Design digital_loc, start of the top module:
module digital_loc(
    input key_a,
    input key_b,
    input key_c,
    input key_d,
    input reset,
	 input clk,
    output [6:0] postion_state,
	 output  [3:0] x,
	 output reg [1:0] Led2,
	 output  [3:0] selector,
	 output reg dot,
	 output S_CLK,
	 output LR_CLK,
	 output M_CLK,
	 output  Sin
    );
make LEC_CHECK=0 ABC_AREA=1 CAP_MARGIN=20 CELL_PAD_IN_SITES_GLOBAL_PLACEMENT=0 CORE_MARGIN=2 CORE_UTILIZATION=72 CTS_CLUSTER_DIAMETER=105 GPL_TIMING_DRIVEN=1 MIN_ROUTING_LAYER=met1 PLACE_DENSITY=0.66 SLEW_MARGIN=20 finish   # period 2.95 ns
run.sh (not shown) runs the stock make flow with config.mk's settings and CLKGATE_MAP_FILE=.
The starting point finished but failed the layout checks on negative hold slack, negative setup slack.
Rerun with:
- ABC_AREA: 1 -> unset
- CELL_PAD_IN_SITES_GLOBAL_PLACEMENT: 0 -> unset
- CORE_UTILIZATION: 72 -> 40
- CTS_CLUSTER_DIAMETER: 105 -> unset
- GPL_TIMING_DRIVEN: 1 -> unset
- MIN_ROUTING_LAYER: met1 -> unset
- PLACE_DENSITY: 0.66 -> unset
- clock period: 2.95 -> 5.3 ns (I/O delays scaled with it)
- This time the run finished with timing, DRC and antenna clean
- routed wire length came out lower by 28%
- first-iteration DRC count drops by 56%
- global-route usage is lower by 22 points
- power drops by 43%
- cell count drops by 19%
Rerun with:
- CORE_UTILIZATION: 40 -> 29
What happened: Worst setup slack gets better by 22 ps; global-route usage went down by 4.6 points; utilization shrinks by 12 points; final cell count climbs by about 8%; via count goes up by about 1.1%; final area rises by about 1.1%; sequential power stays flat; area after synthesis is unchanged.
Rerun with:
- CORE_UTILIZATION: 29 -> 10
- clock period: 5.3 -> 12.7 ns (I/O delays scaled with it)
After rerunning: First-iteration DRC count came out higher by 33%. Worst hold slack is worse by 4.5 ps. Cell area went up by 10%. Total power falls by 56%. Non-clock buffer count stays the same. Sequential share of layout area came out lower by 3.3 points. Routed wire length goes up by 5.7%.

Starting RTL as in the previous note.
Settings: LEC_CHECK=0, CAP_MARGIN=25, CELL_PAD_IN_SITES_DETAIL_PLACEMENT=1, CELL_PAD_IN_SITES_GLOBAL_PLACEMENT=1, CORE_ASPECT_RATIO=0.84, CORE_MARGIN=2, CORE_UTILIZATION=40, CTS_CLUSTER_DIAMETER=32, GPL_ROUTABILITY_DRIVEN=0, GPL_TIMING_DRIVEN=1, MAX_ROUTING_LAYER=met5, MIN_ROUTING_LAYER=met1, PLACE_DENSITY=0.45, SLEW_MARGIN=20, TNS_END_PERCENT=75; clock period 6.81 ns.
Change:
==> flow/config.mk (replaced) <==
export PLATFORM = sky130hd
export DESIGN_NAME = digital_loc
export DESIGN_NICKNAME = digital_loc
export VERILOG_FILES = /design/flow/design.v
export SDC_FILE = /design/flow/constraint.sdc
export NUM_CORES = 4
export LEC_CHECK = 0
export CAP_MARGIN = 20
export CORE_MARGIN = 2
export CORE_UTILIZATION = 56
export SLEW_MARGIN = 20
==> flow/constraint.sdc (replaced) <==
create_clock -name core_clock -period 5.35 [get_ports {clk}]
set_input_delay 1.0700 -clock core_clock [delete_from_list [all_inputs] [get_ports {clk}]]
set_output_delay 1.0700 -clock core_clock [all_outputs]
set_load 0.01 [all_outputs]
Effect: The changed run completed with no timing, DRC or antenna violations; worst setup slack degrades by 1100 ps; final cell count went down by 8.6%; via count shrinks by 3.2%; hold slack loses 22 ps; clock power came out lower by 38%; critical path depth is unchanged; total power is lower by 17%; cell area fell by 8.1%; die size shrinks by 28%.
Change:
--- a/flow/config.mk
+++ b/flow/config.mk
@@ -8,4 +8,6 @@
 export CAP_MARGIN = 20
 export CORE_MARGIN = 2
-export CORE_UTILIZATION = 56
+export CORE_UTILIZATION = 70
+export CTS_CLUSTER_DIAMETER = 44
+export SETUP_SLACK_MARGIN = 2.97
 export SLEW_MARGIN = 20
==> flow/constraint.sdc (replaced) <==
create_clock -name core_clock -period 10.0 [get_ports {clk}]
set_input_delay 2.0000 -clock core_clock [delete_from_list [all_inputs] [get_ports {clk}]]
set_output_delay 2.0000 -clock core_clock [all_outputs]
set_load 0.01 [all_outputs]
Outcome: Global-route usage rose by 6.6 points. Non-clock buffer count came out lower by 3. Area after synthesis stays the same. Via count rises by 3.5%. Sequential share of layout area stays flat. Utilization goes up by 15 points. Worst setup slack improved by 3700 ps. Design area hardly moves.

digital_loc again, from the RTL that the note above started with.
make LEC_CHECK=0 CAP_MARGIN=20 CELL_PAD_IN_SITES_DETAIL_PLACEMENT=1 CELL_PAD_IN_SITES_GLOBAL_PLACEMENT=3 CORE_MARGIN=10 CORE_UTILIZATION=46 CTS_CLUSTER_SIZE=84 GPL_ROUTABILITY_DRIVEN=0 GPL_TIMING_DRIVEN=0 HOLD_SLACK_MARGIN=-0.08 MAX_ROUTING_LAYER=met4 SETUP_SLACK_MARGIN=-0.3 SLEW_MARGIN=30 TNS_END_PERCENT=55 finish   # period 4.87 ns
Change:
Settings changed: CELL_PAD_IN_SITES_DETAIL_PLACEMENT 1 to default, CELL_PAD_IN_SITES_GLOBAL_PLACEMENT 3 to default, CORE_MARGIN 10 to 2, CORE_UTILIZATION 46 to 40, CTS_CLUSTER_SIZE 84 to default, GPL_ROUTABILITY_DRIVEN 0 to default, GPL_TIMING_DRIVEN 0 to default, HOLD_SLACK_MARGIN -0.08 to default, MAX_ROUTING_LAYER met4 to default, SETUP_SLACK_MARGIN -0.3 to default, SLEW_MARGIN 30 to 20, TNS_END_PERCENT 55 to default.
Clock period 4.87 ns to 4.9 ns, I/O delays scaled along.
Hold slack improves by 0.11 ns.
Synthesized cell count does not change.
Sequential power stays flat.
Die size is lower by a few percent.
Routed wire length falls by about a fifth.
Final cell count falls slightly.
Count of clock-buffer cells in the layout is lower by 5.
Clock power went down by a few percent.
Global-route usage goes down by 4.7 points.
Critical path depth went down by 1.
Change:
Settings changed: CORE_UTILIZATION 40 to 58.
Clock period 4.9 ns to 6.89 ns, I/O delays scaled along.
The new run completed with no timing, DRC or antenna violations; via count fell by about 0.55%; global-route usage increases by 7.6 points; utilization is higher by 20 points; worst setup slack gets better by 1.6 ns; power went down by about 33%; final cell count fell by 7.7%; cell area is lower by 1.9%.
Change:
Settings changed: CORE_UTILIZATION 58 to 40.
Clock period 6.89 ns to 10.0 ns, I/O delays scaled along.
=> Critical path depth stays the same; setup slack gains 2.5 ns; die area grows by 44%; design area climbs by 1.8%; routed wire length came out higher by 3.6%; synthesized area is unchanged; first-iteration DRC count increases by 11%; cell count goes up by 8.4%.
Change:
Settings changed: ABC_AREA from default to 1, CORE_UTILIZATION 40 to 72.
Clock period 10.0 ns to 2.97 ns, I/O delays scaled along.
With this change the flow produced a layout that fails on negative hold slack.
Synthesized area is higher by a little under a tenth.
Setup slack got worse by 4.7 ns.
Power is higher to 3.2 times its value.
Clock power is higher to 3.1 times its value.
Final area is higher by roughly a tenth.
Register-to-register slack got worse by 6.2 ns.
Worst hold slack got worse by 0.50 ns.
Change:
Settings changed: CTS_CLUSTER_DIAMETER from default to 232.
Clock period 2.97 ns to 2.99 ns, I/O delays scaled along.
This time the run completed and failed the layout checks on negative setup slack; global-route usage increases by 0.84 points; hold slack gets better by 0.027 ns; count of clock-buffer cells in the layout goes down by 2; first-iteration DRC count came out higher by 2.1%; area after synthesis does not change; via count is higher by 0.77%; wire length rose by 2.0%; final area goes up by 0.30%; power came out higher by 0.66%; setup slack got worse by 0.12 ns; critical path depth went down by 1.

digital_loc again, from the RTL that the note above started with.
Design digital_loc, start of the top module:
module digital_loc(
    input key_a,
    input key_b,
    input key_c,
    input key_d,
    input reset,
	 input clk,
    output [6:0] postion_state,
	 output  [3:0] x,
	 output reg [1:0] Led2,
	 output  [3:0] selector,
	 output reg dot,
	 output S_CLK,
	 output LR_CLK,
	 output M_CLK,
	 output  Sin
    );
export LEC_CHECK = 0
export ABC_AREA = 0
export CAP_MARGIN = 20
export CORE_ASPECT_RATIO = 0.99
export CORE_MARGIN = 2
export CORE_UTILIZATION = 54
export CTS_CLUSTER_DIAMETER = 323
export GPL_ROUTABILITY_DRIVEN = 0
export GPL_TIMING_DRIVEN = 1
export MAX_ROUTING_LAYER = met4
export MIN_ROUTING_LAYER = met1
export PLACE_DENSITY = 0.51
export SLEW_MARGIN = 5
export TNS_END_PERCENT = 60
create_clock -name core_clock -period 7.23 [get_ports {clk}]
The first run produced a clean layout.
Next try:
Settings changed: ABC_AREA 0 to unset, CELL_PAD_IN_SITES_GLOBAL_PLACEMENT set to 0, CORE_ASPECT_RATIO 0.99 to unset, CORE_UTILIZATION 54 to 66, CTS_CLUSTER_DIAMETER 323 to 32, GPL_ROUTABILITY_DRIVEN 0 to unset, MAX_ROUTING_LAYER met4 to unset, PLACE_DENSITY 0.51 to 0.45, SLEW_MARGIN 5 to 20, TNS_END_PERCENT 60 to unset.
Clock period 7.23 ns to 3.46 ns, I/O delays scaled along.
=> Critical path depth does not change. Routed wire length rose by 5.4%. Clock skew rose by 0.026 ns. Synthesized area is unchanged. Design area rose by 5.7%. Power rose to 2.6 times its value.
Next try:
Settings changed: CORE_UTILIZATION 66 to 72, CTS_CLUSTER_DIAMETER 32 to 231, PLACE_DENSITY 0.45 to 0.38.
Clock period 3.46 ns to 2.95 ns, I/O delays scaled along.
- The changed run finished but fails on negative setup slack
- cell count went down slightly
- critical path depth is unchanged
- register-to-register slack degrades by 0.31 ns
- power is lower by roughly a tenth
- sequential share of layout area climbs by 0.16 points
Next try:
Settings changed: CTS_CLUSTER_DIAMETER 231 to 32, PLACE_DENSITY 0.38 to 0.66, SETUP_SLACK_MARGIN set to 0.37.
Outcome: The new run produced a layout that fails on negative setup slack. Design area climbs by 8.1%. Routed wire length went up by 27%. Count of clock-buffer cells in the layout went up by 18. Setup slack is worse by 0.21 ns. Core utilization goes up by 6.9 points.
Next try:
Settings changed: PLACE_DENSITY 0.66 to unset, PLACE_DENSITY_LB_ADDON set to 0.27, SETUP_SLACK_MARGIN 0.37 to unset.
Clock period 2.95 ns to 3.02 ns, I/O delays scaled along.
=> The changed run finished with negative setup slack left; total power is lower by 6.9%; final cell count drops by 2.5%; worst setup slack improves by 0.25 ns.
Next try:
Settings changed: CORE_UTILIZATION 72 to 71, PLACE_DENSITY_LB_ADDON 0.27 to unset, SETUP_SLACK_MARGIN set to -0.18.
Clock period 3.02 ns to 2.98 ns, I/O delays scaled along.
=>
- This time the run finished with negative hold slack, negative setup slack left
- clock power rose by a few percent
- global-route usage fell by 0.74 points
- sequential power rose slightly
- routed wire length fell by a few percent
- total power rose by a few percent
- die area rose slightly

JK:
digital_loc again, from the RTL that the note above started with.
clock: 2.96 ns
lec_check: 0
abc_area: 1
cap_margin: 0
core_aspect_ratio: 0.7
core_margin: 2
core_utilization: 72
cts_cluster_diameter: 379
cts_cluster_size: 11
place_density: 0.4
setup_slack_margin: 0.7
slew_margin: 20
For MS, these inputs were changed with respect to JK:
# JK
export LEC_CHECK = 0
export ABC_AREA = 1
export CAP_MARGIN = 0
export CORE_ASPECT_RATIO = 0.7
export CORE_MARGIN = 2
export CORE_UTILIZATION = 72
export CTS_CLUSTER_DIAMETER = 379
export CTS_CLUSTER_SIZE = 11
export PLACE_DENSITY = 0.4
export SETUP_SLACK_MARGIN = 0.7
export SLEW_MARGIN = 20
create_clock -name core_clock -period 2.96 [get_ports {clk}]
# MS
export LEC_CHECK = 0
export CAP_MARGIN = 20
export CORE_MARGIN = 2
export CORE_UTILIZATION = 70
export SLEW_MARGIN = 20
create_clock -name core_clock -period 4.47 [get_ports {clk}]
==> comparison <==
- Compared with JK, in MS chip area lost 0.0014 mm², area taken by flip-flops and latches lost about 0.43%, detail-routed net length per standard cell lost 8.2%, final design utilization lost 8.6 points.
- Net count of the finished layout: MS vs JK down 30%
- Relative to JK, via count decreased by 30% in MS.
- Between MS and JK, global-route wire length before repair is higher for JK, MS comes in under that.
- From JK to MS the numbers moved as follows: average cell area after synthesis grew by 1.8 µm²; worst setup slack grew by 0.20 ns; area inside the core boundary shrank by 4.8%; area of the synthesized netlist per yosys stat shrank by 8.2%.
Inputs modified between MS and AL:
# MS
export LEC_CHECK = 0
export CAP_MARGIN = 20
export CORE_MARGIN = 2
export CORE_UTILIZATION = 70
export SLEW_MARGIN = 20
create_clock -name core_clock -period 4.47 [get_ports {clk}]
# AL
export LEC_CHECK = 0
export ABC_AREA = 1
export CAP_MARGIN = 20
export CORE_MARGIN = 2
export CORE_UTILIZATION = 70
export SLEW_MARGIN = 20
create_clock -name core_clock -period 3.21 [get_ports {clk}]
--- outcome ---
AL drops more vias than MS.
Hold slack deteriorates in AL relative to MS.
Number of placed instances with taps included was higher in AL than in MS.
Between MS and AL, power increased.
Edits applied to the flow inputs when going from AL to TR:
# AL
export LEC_CHECK = 0
export ABC_AREA = 1
export CAP_MARGIN = 20
export CORE_MARGIN = 2
export CORE_UTILIZATION = 70
export SLEW_MARGIN = 20
create_clock -name core_clock -period 3.21 [get_ports {clk}]
# TR
export LEC_CHECK = 0
export ABC_AREA = 1
export CAP_MARGIN = 20
export CORE_MARGIN = 2
export CORE_UTILIZATION = 69
export CTS_CLUSTER_DIAMETER = 369
export PLACE_DENSITY = 0.39
export SLEW_MARGIN = 20
create_clock -name core_clock -period 4.08 [get_ports {clk}]
[summary]
- Between TR and AL, the clock skew does not differ in any meaningful way.
- Going from AL to TR, total detailed-routing wirelength dropped 3.2%, proportion of cell area occupied by registers grew by 0.60 points, width of the die higher, via count now smaller, sequential power saw a decrease.
- Summary: with AL as the reference, power in TR moved down by more than 10%.
- Capturing instance or port of the critical path = postion_state[1]: AL; capturing instance or port of the critical path = postion_state[5]: TR
- Looking at AL and TR, the part of the total power dissipated in combinational logic is a wash.
- Sort AL and TR by area of all placed cells without fillers, descending, and AL comes first.
- On TR: area added between synthesis and finish is 2.2 points lower than what AL gave.
Changes in PW relative to TR:
# TR
export LEC_CHECK = 0
export ABC_AREA = 1
export CAP_MARGIN = 20
export CORE_MARGIN = 2
export CORE_UTILIZATION = 69
export CTS_CLUSTER_DIAMETER = 369
export PLACE_DENSITY = 0.39
export SLEW_MARGIN = 20
create_clock -name core_clock -period 4.08 [get_ports {clk}]
# PW
export LEC_CHECK = 0
export ABC_AREA = 1
export CAP_MARGIN = 20
export CORE_ASPECT_RATIO = 0.69
export CORE_MARGIN = 2
export CORE_UTILIZATION = 72
export CTS_CLUSTER_SIZE = 12
export SLEW_MARGIN = 20
create_clock -name core_clock -period 2.97 [get_ports {clk}]
## What came out
Higher maximum number of pins on one net before global-route repair among TR and PW: TR
In PW, share of power burned in the clock network is lower than in TR.
The global routing usage summed across all routing layers number comes out lower for TR vs PW.
Compared with TR, wire length per cell after detailed routing in PW increased by a little under 10%.
Summary of PW over TR: non-clock buffer area fraction after layout now larger; number of cells traversed by the worst register-to-register path fell 1; worst setup slack before clock tree synthesis went down by 0.61 ns.
From TR to PW the numbers moved as follows: wire length increased 11%; critical path depth lower; routed wire length on met2 -1.1%.

Starting RTL as in the previous note.
export LEC_CHECK = 0
export ABC_AREA = 1
export CAP_MARGIN = 20
export CORE_MARGIN = 2
export CORE_UTILIZATION = 72
export CTS_CLUSTER_SIZE = 15
export HOLD_SLACK_MARGIN = 0.3
export PLACE_DENSITY_LB_ADDON = 0.01
export SETUP_SLACK_MARGIN = 0.22
export SLEW_MARGIN = 20
create_clock -name core_clock -period 3.0 [get_ports {clk}]
Rerun with:
Settings changed: CTS_CLUSTER_DIAMETER set to 379, CTS_CLUSTER_SIZE 15 to 11, HOLD_SLACK_MARGIN 0.3 to not set, PLACE_DENSITY_LB_ADDON 0.01 to not set, SETUP_SLACK_MARGIN 0.22 to 0.7.
Clock period 3.0 ns to 2.96 ns, I/O delays scaled along.
Outcome: The changed run passed the timing, DRC and antenna checks. Global-route usage hardly moves. Critical path depth went up by 1. Register-to-register slack is worse by 0.26 ns. Setup slack degrades by 0.096 ns. Area after synthesis does not change. Non-clock buffer count went up by 61.
Power and IR drop assume default switching activity.
